Design Lowpass, start of the top module:
module Lowpass(input clk, input rst, input en, input [15:0] in, output [15:0] out);
Size: about 2,400 cells after synthesis, roughly 510 flip-flops, about 35 I/O pins, about 30,000 µm² of cells after synthesis.
clock: 7.65 ns
lec_check: 0
cap_margin: 20
cell_pad_in_sites_detail_placement: 2
cell_pad_in_sites_global_placement: 3
core_aspect_ratio: 0.94
core_margin: 5
core_utilization: 40
gpl_routability_driven: 1
gpl_timing_driven: 0
max_routing_layer: met5
min_routing_layer: met2
slew_margin: 30
tns_end_percent: 50
run.sh (not shown) runs the stock make flow with config.mk's settings and CLKGATE_MAP_FILE=.
The baseline reached the layout checks and failed them: setup timing.
==> next run, changes <==
==> flow/config.mk (replaced) <==
export PLATFORM = sky130hd
export DESIGN_NAME = Lowpass
export DESIGN_NICKNAME = Lowpass
export VERILOG_FILES = /design/flow/design.v
export SDC_FILE = /design/flow/constraint.sdc
export NUM_CORES = 4
export LEC_CHECK = 0
export CAP_MARGIN = 20
export CORE_MARGIN = 2
export CORE_UTILIZATION = 40
export SLEW_MARGIN = 20
==> flow/constraint.sdc (replaced) <==
create_clock -name core_clock -period 10.0 [get_ports {clk}]
set_input_delay 2.0000 -clock core_clock [delete_from_list [all_inputs] [get_ports {clk}]]
set_output_delay 2.0000 -clock core_clock [all_outputs]
set_load 0.01 [all_outputs]
With this change the flow completed without violations.
Final area came out lower by 4.3%.
Area after synthesis does not change.
Die area is lower by 4.2%.
Synthesized cell count stays the same.
Via count came out lower by 33%.
Count of clock-buffer cells in the layout goes up by 14.
==> next run, changes <==
--- a/flow/config.mk
+++ b/flow/config.mk
@@ -8 +8,4 @@
-export CAP_MARGIN = 20
+export CAP_MARGIN = 0
+export CELL_PAD_IN_SITES_DETAIL_PLACEMENT = 1
+export CELL_PAD_IN_SITES_GLOBAL_PLACEMENT = 1
+export CORE_ASPECT_RATIO = 0.63
@@ -10,2 +13,4 @@
-export CORE_UTILIZATION = 40
-export SLEW_MARGIN = 20
+export CORE_UTILIZATION = 66
+export GPL_ROUTABILITY_DRIVEN = 0
+export PLACE_DENSITY = 0.78
+export SLEW_MARGIN = 40
==> flow/constraint.sdc (replaced) <==
create_clock -name core_clock -period 7.21 [get_ports {clk}]
set_input_delay 1.4420 -clock core_clock [delete_from_list [all_inputs] [get_ports {clk}]]
set_output_delay 1.4420 -clock core_clock [all_outputs]
set_load 0.01 [all_outputs]
Effect:
- The new run aborted during clock tree synthesis, error DPL-0033
- synthesized cell count does not change
- die area goes down by 39%
- synthesized area is unchanged

---

## job 4325
Lowpass again, from the RTL that the note above started with.
Settings: LEC_CHECK=0, CAP_MARGIN=0, CELL_PAD_IN_SITES_DETAIL_PLACEMENT=1, CELL_PAD_IN_SITES_GLOBAL_PLACEMENT=2, CORE_ASPECT_RATIO=0.63, CORE_MARGIN=2, CORE_UTILIZATION=66, CTS_CLUSTER_DIAMETER=247, GPL_ROUTABILITY_DRIVEN=1, PLACE_DENSITY=0.78, SLEW_MARGIN=25; clock period 7.21 ns.
Flow for job 4325 halted at 4_1_cts, error code DPL-0033.
> inputs changed (job 4325 -> job 6512)
Settings: a deleted CTS_CLUSTER_DIAMETER that had been 247; a deleted CELL_PAD_IN_SITES_DETAIL_PLACEMENT that had been 1; a change of CORE_UTILIZATION from 66 to 40; a change of SLEW_MARGIN from 25 to 20; a deleted CORE_ASPECT_RATIO that had been 0.63; a deleted CELL_PAD_IN_SITES_GLOBAL_PLACEMENT that had been 2; a deleted GPL_ROUTABILITY_DRIVEN that had been 1; a change of CAP_MARGIN from 0 to 20; a deleted PLACE_DENSITY that had been 0.78; a change of the clock period (ns, I/O delays scaled along) from 7.21 to 9.66.
- Job 6512 ran to completion and came out clean on the timing, DRC and antenna checks.
- Job 6512: number of placed cells counting well taps is about 3.2% higher than what job 4325 reported.
- Cmp job 6512 and job 4325 / die height / higher: job 6512
- Distinct cell type count after synthesis came out exactly the same in job 6512 and job 4325.
- Measured against job 4325, the HPWL after detailed placement of job 6512 comes out at 0.56 times the reference value.
- Of job 6512 and job 4325, the run reporting the lower standard cell area after detailed placement was job 6512.
- In the tables for job 6512 and job 4325, routability congestion estimate from global placement reads lower with job 6512.
- Going from job 4325 to job 6512, the die area was enlarged.
Input-level comparison between job 912 and job 6512:
Settings: CORE_UTILIZATION changed from 40 to 72; GPL_ROUTABILITY_DRIVEN newly set to 0; CAP_MARGIN changed from 20 to 40; PLACE_DENSITY_LB_ADDON newly set to 0.06; SETUP_SLACK_MARGIN newly set to 0.82; CTS_CLUSTER_SIZE newly set to 10; TNS_END_PERCENT newly set to 10; ABC_AREA newly set to 1; HOLD_SLACK_MARGIN newly set to 0.28; the clock period (ns, I/O delays scaled along) changed from 9.66 to 5.58.
[summary]
- Although job 912 finished all stages, its layout failed final checks on negative setup slack.
- [compare] base=job 6512 new=job 912: worst setup slack before clock tree synthesis now smaller; count of clock-buffer cells in the layout now smaller.
- On final core utilization, the lower figure sits with job 6512, not job 912.
What job 1030 does differently from job 912 at the input level:
Settings: CORE_UTILIZATION: 72 -> 42; SETUP_SLACK_MARGIN: 0.82 -> unset; GPL_ROUTABILITY_DRIVEN: 0 -> unset; HOLD_SLACK_MARGIN: 0.28 -> unset; CAP_MARGIN: 40 -> 20; ABC_AREA: 1 -> unset; TNS_END_PERCENT: 10 -> unset; PLACE_DENSITY_LB_ADDON: 0.06 -> unset; CTS_CLUSTER_SIZE: 10 -> unset; the clock period (ns, I/O delays scaled along): 5.58 -> 9.66.
## What came out
- Job 1030 completed every stage of the flow, and the final layout passed the timing, DRC and antenna checks.
- Diff job 912 and job 1030: area of the synthesized netlist per yosys stat higher in job 912
- Comparing job 912 and job 1030, synthesized cell count is higher on job 912.
- Via total after detailed routing (job 1030 vs. job 912) decreases by more than 10%
- Inverter count of the layout excluding clock inverters was lower in the run labelled job 1030.
- Destination of the critical timing path: out[7] -> job 912, out[8] -> job 1030
- Between job 1030 and job 912, it is job 1030 whose number of placement rows is higher, by 23.
[inputs] job 6743 vs job 1030
Settings: PLACE_DENSITY_LB_ADDON now 0.06, previously not set; CORE_UTILIZATION now 72, was 42; ABC_AREA now 1, previously not set; CTS_CLUSTER_SIZE now 72, previously not set; MAX_ROUTING_LAYER now met4, previously not set; the clock period (ns, I/O delays scaled along) now 6.11, was 9.66.
==> comparison <==
Summary of job 1030 and job 6743: one run falls short of a clean finish, namely job 6743.
In job 6743 the implementation completed, yet the final layout does not meet the checks, the culprit being negative setup slack.
Summary of job 6743 over job 1030: die area decreased 0.030 mm^2.
Job 1030 has lower non-clock inverter total of the final layout than job 6743.
Compared job 6743 against job 1030; tally of max-capacitance violations within noise.
Compared to job 1030, job 6743 has non-clock buffer count about 640% higher.

---

Lowpass again, from the RTL that the note above started with.
==> flow/config.mk <==
export PLATFORM = sky130hd
export DESIGN_NAME = Lowpass
export DESIGN_NICKNAME = Lowpass
export VERILOG_FILES = /design/flow/design.v
export SDC_FILE = /design/flow/constraint.sdc
export NUM_CORES = 4
export LEC_CHECK = 0
export ABC_AREA = 1
export CAP_MARGIN = 20
export CORE_MARGIN = 2
export CORE_UTILIZATION = 72
export CTS_CLUSTER_SIZE = 37
export PLACE_DENSITY_LB_ADDON = 0.07
export SETUP_SLACK_MARGIN = 1.6
export SLEW_MARGIN = 20
==> flow/constraint.sdc <==
create_clock -name core_clock -period 5.41 [get_ports {clk}]
set_input_delay 1.0820 -clock core_clock [delete_from_list [all_inputs] [get_ports {clk}]]
set_output_delay 1.0820 -clock core_clock [all_outputs]
set_load 0.01 [all_outputs]
The baseline produced a layout that fails on setup timing.
Edit:
==> flow/config.mk (replaced) <==
export PLATFORM = sky130hd
export DESIGN_NAME = Lowpass
export DESIGN_NICKNAME = Lowpass
export VERILOG_FILES = /design/flow/design.v
export SDC_FILE = /design/flow/constraint.sdc
export NUM_CORES = 4
export LEC_CHECK = 0
export CAP_MARGIN = 20
export CELL_PAD_IN_SITES_DETAIL_PLACEMENT = 2
export CORE_MARGIN = 8
export CORE_UTILIZATION = 40
export GPL_TIMING_DRIVEN = 1
export MAX_ROUTING_LAYER = met4
export SLEW_MARGIN = 30
==> flow/constraint.sdc (replaced) <==
create_clock -name core_clock -period 7.82 [get_ports {clk}]
set_input_delay 1.5640 -clock core_clock [delete_from_list [all_inputs] [get_ports {clk}]]
set_output_delay 1.5640 -clock core_clock [all_outputs]
set_load 0.01 [all_outputs]
Outcome:
- The changed run finished but failed the layout checks on setup timing
- final area rose slightly
- setup slack is better by 1.3 ns
- sequential share of layout area fell by 0.19 points
- synthesized area shrinks slightly
- routed wire length climbs by well over a third
- cell count shrinks by a few percent
- synthesized cell count went down by about a fifth
- sequential cell count stays the same
Edit:
--- a/flow/config.mk
+++ b/flow/config.mk
@@ -10 +10,2 @@
-export CORE_MARGIN = 8
+export CORE_ASPECT_RATIO = 0.94
+export CORE_MARGIN = 5
@@ -11,0 +13 @@
+export GPL_ROUTABILITY_DRIVEN = 0
=> The new run completed and failed the layout checks on setup timing. Wire length grows by 6.5%. Cell area came out higher by 0.74%. Final cell count came out higher by 0.70%. Die area went down by 4.1%. Global-route usage came out higher by 1.5 points. Non-clock buffer count goes up by 15. Utilization came out higher by 0.78 points. Area after synthesis stays the same.
Edit:
==> flow/config.mk (replaced) <==
export PLATFORM = sky130hd
export DESIGN_NAME = Lowpass
export DESIGN_NICKNAME = Lowpass
export VERILOG_FILES = /design/flow/design.v
export SDC_FILE = /design/flow/constraint.sdc
export NUM_CORES = 4
export LEC_CHECK = 0
export CAP_MARGIN = 20
export CORE_MARGIN = 2
export CORE_UTILIZATION = 72
export PLACE_DENSITY = 0.67
export SLEW_MARGIN = 20
==> flow/constraint.sdc (replaced) <==
create_clock -name core_clock -period 7.83 [get_ports {clk}]
set_input_delay 1.5660 -clock core_clock [delete_from_list [all_inputs] [get_ports {clk}]]
set_output_delay 1.5660 -clock core_clock [all_outputs]
set_load 0.01 [all_outputs]
The changed run produced a layout that fails on setup timing.
Global-route usage went up by 0.61 points.
Synthesized cell count is unchanged.
Clock-buffer cell count went up by 4.
Die size went down by well over a third.
Critical path depth went down by 4.
Sequential cell count stays the same.
Setup slack improves by 0.52 ns.
Area after synthesis does not change.
